## main_sync
module main_sync(clk, rst, ld_we, ld_addr, ld_data, start, a_addr, b_addr, c_addr,
		count, ready, done, result, rd_addr, rd_data);
Size: about 4100 cells after synthesis.
==> flow/config.mk <==
export PLATFORM = sky130hd
export DESIGN_NAME = main_sync
export DESIGN_NICKNAME = main_sync
export VERILOG_FILES = /design/flow/design.v
export SDC_FILE = /design/flow/constraint.sdc
export NUM_CORES = 4
export LEC_CHECK = 0
export CAP_MARGIN = 20
export CELL_PAD_IN_SITES_DETAIL_PLACEMENT = 0
export CORE_MARGIN = 2
export CORE_UTILIZATION = 70
export CTS_CLUSTER_DIAMETER = 294
export PLACE_DENSITY_LB_ADDON = 0.09
export SETUP_SLACK_MARGIN = 0.95
export SLEW_MARGIN = 35
export TNS_END_PERCENT = 90
==> flow/constraint.sdc <==
create_clock -name core_clock -period 6.61 [get_ports {clk}]
set_input_delay 1.3220 -clock core_clock [delete_from_list [all_inputs] [get_ports {clk}]]
set_output_delay 1.3220 -clock core_clock [all_outputs]
set_load 0.01 [all_outputs]
run.sh (not shown) runs the stock make flow with config.mk's settings and CLKGATE_MAP_FILE=.
The baseline finished but failed the layout checks on negative setup slack.
Edit:
CELL_PAD_IN_SITES_DETAIL_PLACEMENT = unset   (was 0)
CORE_UTILIZATION = 72   (was 70)
CTS_CLUSTER_DIAMETER = unset   (was 294)
CTS_CLUSTER_SIZE = 35   (was unset)
PLACE_DENSITY_LB_ADDON = 0.26   (was 0.09)
SETUP_SLACK_MARGIN = unset   (was 0.95)
SLEW_MARGIN = 20   (was 35)
TNS_END_PERCENT = unset   (was 90)
clock period = 4.92 ns   (was 6.61 ns; I/O delays follow)
- The new run completed and failed the layout checks on negative setup slack
- fmax goes down by about 0.8%
- sequential share of layout area goes down by 0.22 points
- power goes up by about 32%
- setup slack is worse by 1.8 ns
- utilization goes up by 2.6 points
- final cell count goes up by 0.69%
- non-clock buffer count goes up by 47
- critical path depth goes down by 5
Edit:
CORE_UTILIZATION = 40   (was 72)
CTS_CLUSTER_DIAMETER = 271   (was unset)
CTS_CLUSTER_SIZE = unset   (was 35)
PLACE_DENSITY_LB_ADDON = unset   (was 0.26)
SETUP_SLACK_MARGIN = -0.27   (was unset)
clock period = 10.0 ns   (was 4.92 ns; I/O delays follow)
Effect: With this change the flow finished clean; setup slack improves by 4.2 ns; core utilization came out lower by 39 points; power came out lower by well over a third; routed wire length came out lower by a little under a tenth; global-route usage came out lower by 26 points; design area came out lower by a few percent; non-clock buffer count came out lower by 309; via count came out lower by roughly a tenth; clock-buffer cell count came out higher by 8; area after synthesis stays the same; die size came out higher by well over a third.
Edit:
CORE_UTILIZATION = 70   (was 40)
CTS_CLUSTER_DIAMETER = unset   (was 271)
CTS_CLUSTER_SIZE = 40   (was unset)
SETUP_SLACK_MARGIN = unset   (was -0.27)
clock period = 7.22 ns   (was 10.0 ns; I/O delays follow)
Outcome:
- The changed run produced a layout that fails on negative setup slack
- core utilization grows by 36 points
- routed wire length grows by 4.1%
- worst setup slack is worse by 1.9 ns
- non-clock buffer count grows by 225
Edit:
CORE_UTILIZATION = 72   (was 70)
PLACE_DENSITY_LB_ADDON = 0.25   (was unset)
SETUP_SLACK_MARGIN = 1.43   (was unset)
TNS_END_PERCENT = 5   (was unset)
clock period = 4.87 ns   (was 7.22 ns; I/O delays follow)
The changed run finished but fails on negative setup slack.
Sequential cell count stays the same.
Combinational power rose by well over a third.
Final cell count rose slightly.
Area after synthesis is unchanged.
Global-route usage rose by 2.5 points.
Power rose by well over a third.


main_sync again, from the RTL that the note above started with.
clock: 5.98 ns
lec_check: 0
cap_margin: 40
core_margin: 2
core_utilization: 72
cts_cluster_diameter: 109
cts_cluster_size: 15
hold_slack_margin: 0.29
place_density_lb_addon: 0.17
setup_slack_margin: 1.71
slew_margin: 20
tns_end_percent: 5
The baseline reached the layout checks and failed them: setup timing.
Edit:
==> flow/config.mk (replaced) <==
export PLATFORM = sky130hd
export DESIGN_NAME = main_sync
export DESIGN_NICKNAME = main_sync
export VERILOG_FILES = /design/flow/design.v
export SDC_FILE = /design/flow/constraint.sdc
export NUM_CORES = 4
export LEC_CHECK = 0
export CAP_MARGIN = 20
export CORE_MARGIN = 2
export CORE_UTILIZATION = 61
export SETUP_SLACK_MARGIN = 0.23
export SLEW_MARGIN = 20
Outcome: The changed run ran to the end with violations: setup timing. Die size is higher by 18%. Clock skew goes up by 0.0089 ns. Clock power rose by about 43%. Via count is lower by about 5.5%. Final area is higher by about 2%.
Edit:
--- a/flow/config.mk
+++ b/flow/config.mk
@@ -8,5 +8,4 @@
 export CAP_MARGIN = 20
 export CORE_MARGIN = 2
-export CORE_UTILIZATION = 61
-export SETUP_SLACK_MARGIN = 0.23
+export CORE_UTILIZATION = 27
 export SLEW_MARGIN = 20
==> flow/constraint.sdc (replaced) <==
create_clock -name core_clock -period 12.8 [get_ports {clk}]
set_input_delay 2.5600 -clock core_clock [delete_from_list [all_inputs] [get_ports {clk}]]
set_output_delay 2.5600 -clock core_clock [all_outputs]
set_load 0.01 [all_outputs]
The changed run completed with no timing, DRC or antenna violations.
Global-route usage decreases by 22 points.
Clock skew decreases by 0.0067 ns.
Count of clock-buffer cells in the layout decreases by 4.
Total power decreases by well over a third.
Routed wire length increases slightly.
Die area increases by well over a third.
Critical path depth increases by 1.
Cell area decreases by a few percent.
Worst setup slack is better by 5.6 ns.
Edit:
--- a/flow/config.mk
+++ b/flow/config.mk
@@ -6,6 +6,8 @@
 export NUM_CORES = 4
 export LEC_CHECK = 0
-export CAP_MARGIN = 20
+export CAP_MARGIN = 15
 export CORE_MARGIN = 2
-export CORE_UTILIZATION = 27
+export CORE_UTILIZATION = 71
+export CTS_CLUSTER_DIAMETER = 31
+export SETUP_SLACK_MARGIN = 1.87
 export SLEW_MARGIN = 20
==> flow/constraint.sdc (replaced) <==
create_clock -name core_clock -period 7.33 [get_ports {clk}]
set_input_delay 1.4660 -clock core_clock [delete_from_list [all_inputs] [get_ports {clk}]]
set_output_delay 1.4660 -clock core_clock [all_outputs]
set_load 0.01 [all_outputs]
What happened: The new run produced a layout that fails on setup timing. Worst setup slack degrades by 4.2 ns. Count of clock-buffer cells in the layout went up by 26. Maximum frequency is higher by about 17%. Via count is higher by about 20%.
Edit:
==> flow/config.mk (replaced) <==
export PLATFORM = sky130hd
export DESIGN_NAME = main_sync
export DESIGN_NICKNAME = main_sync
export VERILOG_FILES = /design/flow/design.v
export SDC_FILE = /design/flow/constraint.sdc
export NUM_CORES = 4
export LEC_CHECK = 0
export CAP_MARGIN = 20
export CORE_MARGIN = 2
export CORE_UTILIZATION = 40
export SLEW_MARGIN = 20
==> flow/constraint.sdc (replaced) <==
create_clock -name core_clock -period 8.56 [get_ports {clk}]
set_input_delay 1.7120 -clock core_clock [delete_from_list [all_inputs] [get_ports {clk}]]
set_output_delay 1.7120 -clock core_clock [all_outputs]
set_load 0.01 [all_outputs]
Now the flow completed without violations.
Clock-buffer cell count shrinks by 30.
Total power falls by about 30%.
Design area decreases by 4.4%.
Register-to-register slack gains 0.63 ns.
First-iteration DRC count went down by 48%.


main_sync again, from the RTL that the note above started with.
make LEC_CHECK=0 CAP_MARGIN=20 CORE_MARGIN=2 CORE_UTILIZATION=72 CTS_CLUSTER_SIZE=27 PLACE_DENSITY_LB_ADDON=0.26 SETUP_SLACK_MARGIN=1.35 SLEW_MARGIN=20 finish   # period 4.92 ns
The baseline completed and failed the layout checks on negative setup slack.
Edit:
CORE_UTILIZATION = 40   (was 72)
CTS_CLUSTER_SIZE = default   (was 27)
GPL_ROUTABILITY_DRIVEN = 0   (was default)
HOLD_SLACK_MARGIN = 0.15   (was default)
PLACE_DENSITY_LB_ADDON = default   (was 0.26)
SETUP_SLACK_MARGIN = default   (was 1.35)
clock period = 5.97 ns   (was 4.92 ns; I/O delays follow)
Outcome: The changed run ran to the end with violations: negative setup slack. Non-clock buffer count shrinks by 43. Fmax came out higher slightly. Register-to-register slack gets better by 1.2 ns. Worst hold slack degrades by 0.041 ns. Global-route usage decreases by 26 points.


Setup of run A:
Starting RTL as in the previous note.
==> flow/config.mk <==
export PLATFORM = sky130hd
export DESIGN_NAME = main_sync
export DESIGN_NICKNAME = main_sync
export VERILOG_FILES = /design/flow/design.v
export SDC_FILE = /design/flow/constraint.sdc
export NUM_CORES = 4
export LEC_CHECK = 0
export CAP_MARGIN = 20
export CELL_PAD_IN_SITES_DETAIL_PLACEMENT = 0
export CORE_MARGIN = 2
export CORE_UTILIZATION = 72
export CTS_CLUSTER_DIAMETER = 294
export SETUP_SLACK_MARGIN = 0.95
export SLEW_MARGIN = 35
export TNS_END_PERCENT = 90
==> flow/constraint.sdc <==
create_clock -name core_clock -period 5.3 [get_ports {clk}]
set_input_delay 1.0600 -clock core_clock [delete_from_list [all_inputs] [get_ports {clk}]]
set_output_delay 1.0600 -clock core_clock [all_outputs]
set_load 0.01 [all_outputs]
Although run A finished all stages, its layout failed final checks on negative setup slack.
Changes in run B relative to run A:
# run A
export LEC_CHECK = 0
export CAP_MARGIN = 20
export CELL_PAD_IN_SITES_DETAIL_PLACEMENT = 0
export CORE_MARGIN = 2
export CORE_UTILIZATION = 72
export CTS_CLUSTER_DIAMETER = 294
export SETUP_SLACK_MARGIN = 0.95
export SLEW_MARGIN = 35
export TNS_END_PERCENT = 90
create_clock -name core_clock -period 5.3 [get_ports {clk}]
# run B
export LEC_CHECK = 0
export CAP_MARGIN = 20
export CORE_MARGIN = 2
export CORE_UTILIZATION = 66
export SETUP_SLACK_MARGIN = 1.87
export SLEW_MARGIN = 20
create_clock -name core_clock -period 7.33 [get_ports {clk}]
[summary]
For the post-placement worst setup slack, run B came in 2.01 ns higher than run A did.
Compared with run A, run B shows a lower total combinational power.
Compared with run A, run B shows a lower cell count.
Number of buffers and inverters on the critical path: run B < run A
Ran to the end and failed final checks on negative setup slack: run B.
Although it ran to completion, run A produced a layout that fails the final checks because of negative setup slack.
Run B vs run A — cell area reported after detailed placement dropped slightly
Compared with run A, in run B fraction of power consumed by the clock network decreased by 1.0 points relative to the old numbers, required time of the critical path increased 2.00 ns, final wirelength fell 13%, number of detailed-routing iterations run before antenna repair went down.
#### Input delta (run C over run B)
# run B
export LEC_CHECK = 0
export CAP_MARGIN = 20
export CORE_MARGIN = 2
export CORE_UTILIZATION = 66
export SETUP_SLACK_MARGIN = 1.87
export SLEW_MARGIN = 20
create_clock -name core_clock -period 7.33 [get_ports {clk}]
# run C
export LEC_CHECK = 0
export CAP_MARGIN = 20
export CORE_ASPECT_RATIO = 0.55
export CORE_MARGIN = 2
export CORE_UTILIZATION = 71
export CTS_CLUSTER_DIAMETER = 28
export SETUP_SLACK_MARGIN = 1.87
export SLEW_MARGIN = 20
create_clock -name core_clock -period 7.33 [get_ports {clk}]
[summary]
From the logs: run C reached the end of the flow and failed the layout checks with negative setup slack.
Run comparison: run B heaviest power group sequential cells; run C heaviest power group clock
Run C vs. run B: setup clock skew after layout lost 0.0080 ns; switching component of the power rose 23%.
Width of the die, run C vs run B: up by more than a quarter
Max share of the final layout cell area in sequential cells across run C and run B: run B
In the flow results for run C and run B, the final setup violation count is larger on run C.
Count of non-filler cells in the finished layout went up slightly going from run B to run C.
Floorplan net count came out exactly the same in run C and run B.
Compared run C vs run B, and detailed-route wire length per cell is up in run C.
Diff run B -> run C | number of tap cells added at floorplan | decrease of 6.6%
Across both runs, total routing usage reported by global routing was higher for run C than for run B.
No activity file was given, so power comes from the tool's default toggle rates.
